## gemm_mem
module gemm_mem(
  input wire clk,
  input wire rst,
  input wire out_rdy,
  input wire v0__read_req_rdy,
  input wire [31:0] v0__read_resp,
  input wire v0__read_resp_vld,
  input wire v0__write_completion_vld,
  input wire v0__write_req_rdy,
  input wire [31:0] v0_in,
  input wire v0_in_vld,
  input wire v1__read_req_rdy,
  input wire [31:0] v1__read_resp,
  input wire v1__read_resp_vld,
  input wire v1__write_completion_vld,
  input wire v1__write_req_rdy,
  input wire [31:0] v1_in,
  input wire v1_in_vld,
  input wire [31:0] C_rd_data,
  output wire [31:0] out,
  output wire out_vld,
  output wire [3:0] v0__read_req,
  output wire v0__read_req_vld,
  output wire v0__read_resp_rdy,
  output wire v0__write_completion_rdy,
  output wire [35:0] v0__write_req,
  output wire v0__write_req_vld,
  output wire v0_in_rdy,
  output wire [3:0] v1__read_req,
  output wire v1__read_req_vld,
  output wire v1__read_resp_rdy,
  output wire v1__write_completion_rdy,
  output wire [35:0] v1__write_req,
  output wire v1__write_req_vld,
  output wire v1_in_rdy,
  output wire [3:0] C_rd_addr,
  output wire C_rd_en,
  output wire [3:0] C_wr_addr,
  output wire [31:0] C_wr_data,
  output wire C_wr_en
);
For scale: roughly 250 flip-flops.
export LEC_CHECK = 0
export CAP_MARGIN = 20
export CORE_ASPECT_RATIO = 0.66
export CORE_MARGIN = 9
export CORE_UTILIZATION = 61
export CTS_CLUSTER_SIZE = 55
export MAX_ROUTING_LAYER = met4
export SETUP_SLACK_MARGIN = 0.65
export SLEW_MARGIN = 10
export TNS_END_PERCENT = 15
create_clock -name core_clock -period 13.7 [get_ports {clk}]
run.sh (not shown) runs the stock make flow with config.mk's settings and CLKGATE_MAP_FILE=.
Rerun with:
Settings changed: ABC_AREA from default to 1, CORE_ASPECT_RATIO 0.66 to default, CORE_MARGIN 9 to 2, CORE_UTILIZATION 61 to 65, CTS_CLUSTER_SIZE 55 to default, SETUP_SLACK_MARGIN 0.65 to default, SLEW_MARGIN 10 to 20, TNS_END_PERCENT 15 to default.
Clock period 13.7 ns to 5.21 ns, I/O delays scaled along.
With this change the flow ran to the end with violations: setup timing.
Utilization grows by 12 points.
Cell count grows by 24%.
Non-clock buffer count grows by 260.
Worst hold slack stays flat.
Routed wire length grows by 11%.

---

Setup of run A:
Starting RTL as in the previous note.
make LEC_CHECK=0 ABC_AREA=0 CAP_MARGIN=20 CORE_ASPECT_RATIO=0.84 CORE_MARGIN=2 CORE_UTILIZATION=72 MAX_ROUTING_LAYER=met4 PLACE_DENSITY=0.62 SETUP_SLACK_MARGIN=-0.55 SLEW_MARGIN=0 finish   # period 6.43 ns
Run A completed end to end; final checks failed (setup timing).
Edits applied to the flow inputs when going from run A to run B:
- a change of SLEW_MARGIN from 0 to 20
- a change of PLACE_DENSITY from 0.62 to 0.76
- a change of ABC_AREA from 0 to 1
- a deleted CORE_ASPECT_RATIO that had been 0.84
- a deleted SETUP_SLACK_MARGIN that had been -0.55
- a deleted MAX_ROUTING_LAYER that had been met4
- a change of the clock period (ns, I/O delays scaled along) from 6.43 to 6.24
Findings:
Run A and run B: no clean run
What ended run B was a tool error in 5_1_grt; the run never finished.
Run B vs run A — initial cell density of the core rose 0.74 points.
Summary of run B over run A: fraction of the mapped netlist area in adder cells decreased 1.7 points; x dimension of the die moved down; total placed cells including tap cells climbed about 20%.
Going from run A to run B, the post-synth net total was found to have gone up by 792.
Higher cell count after synthesis was reported by run B, not run A.
Compare run A and run B | count of cells resized by post-cts repair lower: run A
> inputs changed (run B -> run C)
- clearing PLACE_DENSITY, which used to be 0.76
- swapping 72 for 58 in CORE_UTILIZATION
- clearing ABC_AREA, which used to be 1
- swapping 6.24 for 5.1 in the clock period (ns, I/O delays scaled along)
==> results <==
- Run C ran in full, but the layout does not pass; the checks complain about setup timing.
- Area fraction in compound gates after synthesis was higher in the run labelled run B.
- The mean cell area of the mapped netlist in run B is 0.849 times that in run C.
- Count of distinct cell types in the synthesized netlist, run C and run B, lower one = run B.
- When run C is set beside run B, its share of the core filled by cells before placement turns out to be 15 points smaller.
- Delta (run C minus run B): number of instances in the synthesized netlist lost 19%, chip area estimate from yosys synthesis went down by 1400 µm², routability congestion estimate increased by 0.010 relative to the old numbers, parity-gate share of the synthesized area counting xor and xnor cells moved up, total placed cells including tap cells fell about 12%.
- Area after synthesis ends up lower on run C.
